// multicycle_arithmetic
module multicycle_arithmetic(
    input clk, rst, start, 
    input [1:0] op, 
    input [7:0] a, b, 
    output reg done, 
    output reg [15:0] result
);
    reg [2:0] state;
    parameter IDLE = 3'b000, LOAD = 3'b001, ADD = 3'b010, SUB = 3'b011, 
              MUL = 3'b100, DIV = 3'b101, DONE = 3'b110;
    always @(posedge clk or posedge rst) begin
        if (rst) begin
            state <= IDLE;
            done <= 0;
            result <= 0;
        end else begin
            case (state)
                IDLE: begin
                    done <= 0;
                    if (start) state <= LOAD;
                end
                LOAD: begin
                    case (op)
                        2'b00: state <= ADD;
                        2'b01: state <= SUB;
                        2'b10: state <= MUL;
                        2'b11: state <= DIV;
                        default: state <= DONE;
                    endcase
                end
                ADD: begin
                    result <= a + b;
                    state <= DONE;
                end
                SUB: begin
                    result <= a - b;
                    state <= DONE;
                end
                MUL: begin
                    result <= a * b;
                    state <= DONE;
                end
                DIV: begin
                    result <= (b != 0) ? a / b : 16'hFFFF;  
                    state <= DONE;
                end
                DONE: begin
                    done <= 1;
                    state <= IDLE;
                end
                default: state <= IDLE;
            endcase
        end
    end
endmodule
Size in the first run: ~1200 cells after synthesis, about 38 I/O pins, ~9100 um^2 of cells after synthesis.
export LEC_CHECK = 0
export CAP_MARGIN = 40
export CORE_MARGIN = 2
export CORE_UTILIZATION = 72
export CTS_CLUSTER_DIAMETER = 80
export CTS_CLUSTER_SIZE = 56
export SLEW_MARGIN = 20
create_clock -name core_clock -period 21.1 [get_ports {clk}]
run.sh (not shown) runs the stock make flow with config.mk's settings and CLKGATE_MAP_FILE=.
The starting point never finished: it broke off in 3_5_place_dp, error DPL-0033.
==> next run, changes <==
--- a/flow/config.mk
+++ b/flow/config.mk
@@ -8 +8 @@
-export CAP_MARGIN = 40
+export CAP_MARGIN = 20
@@ -10,3 +10 @@
-export CORE_UTILIZATION = 72
-export CTS_CLUSTER_DIAMETER = 80
-export CTS_CLUSTER_SIZE = 56
+export CORE_UTILIZATION = 58
==> flow/constraint.sdc (replaced) <==
create_clock -name core_clock -period 19.1 [get_ports {clk}]
set_input_delay 3.8200 -clock core_clock [delete_from_list [all_inputs] [get_ports {clk}]]
set_output_delay 3.8200 -clock core_clock [all_outputs]
set_load 0.01 [all_outputs]
After rerunning: This time the run died in 5_1_grt with GRT-0232; synthesized area stays the same; die size is higher by a quarter to a third; synthesized cell count is unchanged.
==> next run, changes <==
--- a/flow/config.mk
+++ b/flow/config.mk
@@ -10 +10 @@
-export CORE_UTILIZATION = 58
+export CORE_UTILIZATION = 40
==> flow/constraint.sdc (replaced) <==
create_clock -name core_clock -period 35.0 [get_ports {clk}]
set_input_delay 7.0000 -clock core_clock [delete_from_list [all_inputs] [get_ports {clk}]]
set_output_delay 7.0000 -clock core_clock [all_outputs]
set_load 0.01 [all_outputs]
What happened:
- Now the flow went through all stages and came out clean
- synthesized area does not change
- die size goes up by about 43%
- synthesized cell count is unchanged
==> next run, changes <==
--- a/flow/config.mk
+++ b/flow/config.mk
@@ -8 +8,3 @@
-export CAP_MARGIN = 20
+export ABC_AREA = 1
+export CAP_MARGIN = 15
+export CORE_ASPECT_RATIO = 1.35
- register-to-register slack degrades by 0.49 ns
- wire length falls by roughly a tenth
- synthesized cell count goes up by about a fifth
- cell count came out higher by roughly a tenth
- cell area went down by a few percent

---

Starting RTL as in the previous note.
clock: 33.3 ns
lec_check: 0
cap_margin: 25
cell_pad_in_sites_detail_placement: 1
core_aspect_ratio: 0.64
core_margin: 4
core_utilization: 69
cts_cluster_diameter: 51
cts_cluster_size: 78
gpl_timing_driven: 1
max_routing_layer: met4
place_density_lb_addon: 0.11
slew_margin: 5
tns_end_percent: 45
The first run died in detailed placement.
Then changed:
==> flow/config.mk (replaced) <==
export PLATFORM = sky130hd
export DESIGN_NAME = multicycle_arithmetic
export DESIGN_NICKNAME = multicycle_arithmetic
export VERILOG_FILES = /design/flow/design.v
export SDC_FILE = /design/flow/constraint.sdc
export NUM_CORES = 4
export LEC_CHECK = 0
export CAP_MARGIN = 20
export CORE_MARGIN = 2
export CORE_UTILIZATION = 40
export SETUP_SLACK_MARGIN = 5.0
export SLEW_MARGIN = 20
==> flow/constraint.sdc (replaced) <==
create_clock -name core_clock -period 34.5 [get_ports {clk}]
set_input_delay 6.9000 -clock core_clock [delete_from_list [all_inputs] [get_ports {clk}]]
set_output_delay 6.9000 -clock core_clock [all_outputs]
set_load 0.01 [all_outputs]
Result:
- Now the flow went through all stages and came out clean
- synthesized cell count stays the same
- die size went up by 58%
- synthesized area is unchanged

---

multicycle_arithmetic again, from the RTL that the note above started with.
Settings: LEC_CHECK=0, CAP_MARGIN=20, CORE_MARGIN=2, CORE_UTILIZATION=61, CTS_CLUSTER_DIAMETER=300, HOLD_SLACK_MARGIN=0.29, SETUP_SLACK_MARGIN=-2.0, SLEW_MARGIN=20, TNS_END_PERCENT=5; clock period 33.4 ns.
The baseline finished but fails on setup timing.
Then changed:
Settings changed: CORE_UTILIZATION 61 to 40, CTS_CLUSTER_DIAMETER 300 to not set, HOLD_SLACK_MARGIN 0.29 to not set, SETUP_SLACK_MARGIN -2.0 to not set, TNS_END_PERCENT 5 to not set.
Clock period 33.4 ns to 34.5 ns, I/O delays scaled along.
With this change the flow finished with timing, DRC and antenna clean.
Cell count rises by a little under a tenth.
Non-clock buffer count rose by 15.
Synthesized cell count is unchanged.
Core utilization is lower by 24 points.
Register-to-register slack gets better by 1300 ps.
Then changed:
Settings changed: CAP_MARGIN 20 to 30, CTS_CLUSTER_SIZE set to 33, PLACE_DENSITY_LB_ADDON set to 0.26.
Clock period 34.5 ns to 35.0 ns, I/O delays scaled along.
Outcome: Setup slack improved by 120 ps. Cell area goes down by about 3.4%. Wire length goes down by about 1.1%. Cell count goes down by 2.0%. First-iteration DRC count goes up by 32%. Flip-flop count does not change. Die size is unchanged. Utilization goes down by 1.7 points. Via count goes up by about 0.4%.
Then changed:
Settings changed: ABC_AREA set to 1, CORE_ASPECT_RATIO set to 1.35, CORE_MARGIN 2 to 6, CORE_UTILIZATION 40 to 31, CTS_CLUSTER_SIZE 33 to not set, GPL_TIMING_DRIVEN set to 0, PLACE_DENSITY_LB_ADDON 0.26 to 0.06.
After rerunning:
- The new run finished with timing, DRC and antenna clean
- non-clock buffer count is lower by 11
- sequential cell count is unchanged
- core utilization went down by 10 points
Then changed:
Settings changed: ABC_AREA 1 to not set, CAP_MARGIN 30 to 20, CORE_ASPECT_RATIO 1.35 to not set, CORE_MARGIN 6 to 2, CORE_UTILIZATION 31 to 59, CTS_CLUSTER_SIZE set to 15, GPL_TIMING_DRIVEN 0 to not set, HOLD_SLACK_MARGIN set to -0.08, PLACE_DENSITY_LB_ADDON 0.06 to not set, SETUP_SLACK_MARGIN set to -1.64, TNS_END_PERCENT set to 5.
After rerunning:
- Now the flow completed, yet does not pass: setup timing
- clock skew falls by 6.7 ps
- routed wire length falls by a few percent
- global-route usage rises by 17 points
- utilization rises by 30 points
- sequential share of layout area rises by 0.46 points
- flip-flop count is unchanged
- worst hold slack stays flat
- worst setup slack loses 2300 ps
- final area falls by a little under a tenth

---

alpha:
Starting RTL as in the previous note.
make LEC_CHECK=0 ABC_AREA=1 CAP_MARGIN=40 CORE_MARGIN=2 CORE_UTILIZATION=68 CTS_CLUSTER_DIAMETER=238 CTS_CLUSTER_SIZE=38 HOLD_SLACK_MARGIN=0.29 SETUP_SLACK_MARGIN=-2.0 SLEW_MARGIN=5 finish   # period 26.8 ns
FAIL alpha @ clock tree synthesis: tool exited with error
> inputs changed (alpha -> beta)
Settings: a change of CAP_MARGIN from 40 to 20; a change of SLEW_MARGIN from 5 to 20; a deleted HOLD_SLACK_MARGIN that had been 0.29; a deleted SETUP_SLACK_MARGIN that had been -2.0; a deleted CTS_CLUSTER_DIAMETER that had been 238; a change of CTS_CLUSTER_SIZE from 38 to 98; a change of the clock period (ns, I/O delays scaled along) from 26.8 to 35.7.
[summary]
Comparing alpha against beta, there is no change at all in number of placement rows.
Against alpha, placed wire-length estimate after detailed placement in beta fell by more than a quarter.
From alpha to beta, die area did not move at all.
Taking alpha as the reference, in beta post-placement setup slack climbed 5.34 ns; final estimated routing congestion in global placement dropped about 8%; cell count after placement dropped 283; I/O pin total barely changed; fraction of synthesis flops using an asynchronous set or reset pin barely changed.
No stage failed in beta, and the final checks on the layout all came back clean.

---

== juniper ==
The RTL this note starts from:
==> flow/design.v <==
module multicycle_arithmetic(
    input clk, rst, start, 
    input [1:0] op, 
    input [7:0] a, b, 
    output reg done, 
    output reg [15:0] result
);
    reg [2:0] state;
    parameter IDLE = 3'b000, LOAD = 3'b001, ADD = 3'b010, SUB = 3'b011, 
              MUL = 3'b100, DIV = 3'b101, DONE = 3'b110;
    always @(posedge clk or posedge rst) begin
        if (rst) begin
            state <= IDLE;
            done <= 0;
            result <= 0;
        end else begin
            case (state)
                IDLE: begin
                    done <= 0;
                    if (start) state <= LOAD;
                end
                LOAD: begin
                    case (op)
                        2'b00: state <= ADD;
                        2'b01: state <= SUB;
                        2'b10: state <= MUL;
                        2'b11: state <= DIV;
                        default: state <= DONE;
                    endcase
                end
                ADD: begin
                    result <= a + b;
                    state <= DONE;
                end
                SUB: begin
                    result <= a - b;
                    state <= DONE;
                end
                MUL: begin
                    result <= a * b;
                    state <= DONE;
                end
                DIV: begin
                    result <= (b != 0) ? a / b : 16'hFFFF;  
                    state <= DONE;
                end
                DONE: begin
                    done <= 1;
                    state <= IDLE;
                end
                default: state <= IDLE;
            endcase
        end
    end
endmodule
Settings: LEC_CHECK=0, ABC_AREA=1, CAP_MARGIN=15, CORE_ASPECT_RATIO=1.35, CORE_MARGIN=6, CORE_UTILIZATION=53, GPL_TIMING_DRIVEN=0, PLACE_DENSITY_LB_ADDON=0.06, SETUP_SLACK_MARGIN=5.0, SLEW_MARGIN=20, TNS_END_PERCENT=70; clock period 35.0 ns.
juniper | status: complete | timing, DRC, antenna: pass
diff inputs: juniper => zinc
- clearing CORE_ASPECT_RATIO, which used to be 1.35
- putting CTS_CLUSTER_SIZE at 33 where nothing was set
- clearing GPL_TIMING_DRIVEN, which used to be 0
- swapping 0.06 for 0.26 in PLACE_DENSITY_LB_ADDON
- putting CELL_PAD_IN_SITES_DETAIL_PLACEMENT at 2 where nothing was set
- swapping 20 for 15 in SLEW_MARGIN
- swapping 15 for 25 in CAP_MARGIN
- clearing TNS_END_PERCENT, which used to be 70
- putting GPL_ROUTABILITY_DRIVEN at 0 where nothing was set
- swapping 53 for 60 in CORE_UTILIZATION
- swapping 6 for 7 in CORE_MARGIN
- clearing SETUP_SLACK_MARGIN, which used to be 5.0
- swapping 1 for 0 in ABC_AREA
Notes after the runs:
From juniper to zinc the numbers moved as follows: die size dropped 2000 um^2, share of synthesized cell area in and-or and or-and compound cells has increased, area fraction in and, or, nand and nor cells saw a decrease. Die height (zinc vs. juniper) decreases by more than 10%. Synthesis area per yosys: higher on juniper. Of zinc and juniper, the run reporting the higher die outline width was zinc. Lower area after synthesis was reported by zinc, not juniper. Seen in the log of zinc: DPL-0033 during detailed placement, after which the run never completed. Looking at main kind of combinational logic by area, the adder cells result is from zinc; the simple AND/OR/NAND/NOR gates one comes from juniper.
The following lists how fjord was set up differently from zinc:
- swapping 15 for 5 in SLEW_MARGIN
- swapping 33 for 15 in CTS_CLUSTER_SIZE
- swapping 0 for 1 in ABC_AREA
- clearing GPL_ROUTABILITY_DRIVEN, which used to be 0
- putting SETUP_SLACK_MARGIN at -1.53 where nothing was set
- swapping 60 for 26 in CORE_UTILIZATION
- putting HOLD_SLACK_MARGIN at -0.08 where nothing was set
- swapping 7 for 2 in CORE_MARGIN
- swapping 25 for 20 in CAP_MARGIN
- clearing PLACE_DENSITY_LB_ADDON, which used to be 0.26
- clearing CELL_PAD_IN_SITES_DETAIL_PLACEMENT, which used to be 2
Findings:
- Diff zinc -> fjord: yosys stat chip area moved up; height of the die saw an increase; total number of placement rows now sits higher.
- Diff zinc and fjord: chip area lower in zinc
- In the flow results for zinc and fjord, the standard cell core area is larger on fjord.
- Taking zinc as the reference, in fjord distinct cell type count after synthesis -about 46%; count of buffers inserted at the top-level ports barely changed; cell count after synthesis +243.
- Looking across zinc and fjord, the single run that reached the end with no open violations was fjord.
- zinc: DPL-0033 in detailed placement -> run aborted
- Looking at multiplexer fraction of the synthesized cell area, fjord sits 5.5 points below zinc.
- Post-synthesis cell count from yosys grows by more than 10% when moving from zinc to fjord.
- Diff zinc and fjord: area after synthesis lower in zinc
The inputs of maple differ from those of fjord as listed below.
- HOLD_SLACK_MARGIN: -0.08 -> unset
- PLACE_DENSITY_LB_ADDON: unset -> 0.26
- SETUP_SLACK_MARGIN: -1.53 -> unset
- CELL_PAD_IN_SITES_DETAIL_PLACEMENT: unset -> 2
- CTS_CLUSTER_SIZE: 15 -> 33
- CAP_MARGIN: 20 -> 25
- SLEW_MARGIN: 5 -> 15
- CORE_UTILIZATION: 26 -> 60
maple -> fjord: count of instantiated cells in the yosys netlist delta 0, exact match
maple vs. fjord: count of flip-flops with a built-in enable after synthesis ~0 delta, initial core utilization saw an increase, standard-cell row count moved down.
Every run in maple and fjord closed cleanly, with the single exception of maple.
Status: maple FAILED at detailed placement (tool error)
Vertical extent of the die: maple vs fjord down 33%
Summary of maple over fjord: x dimension of the die went down; die size decreased by about 56% relative to the old numbers.
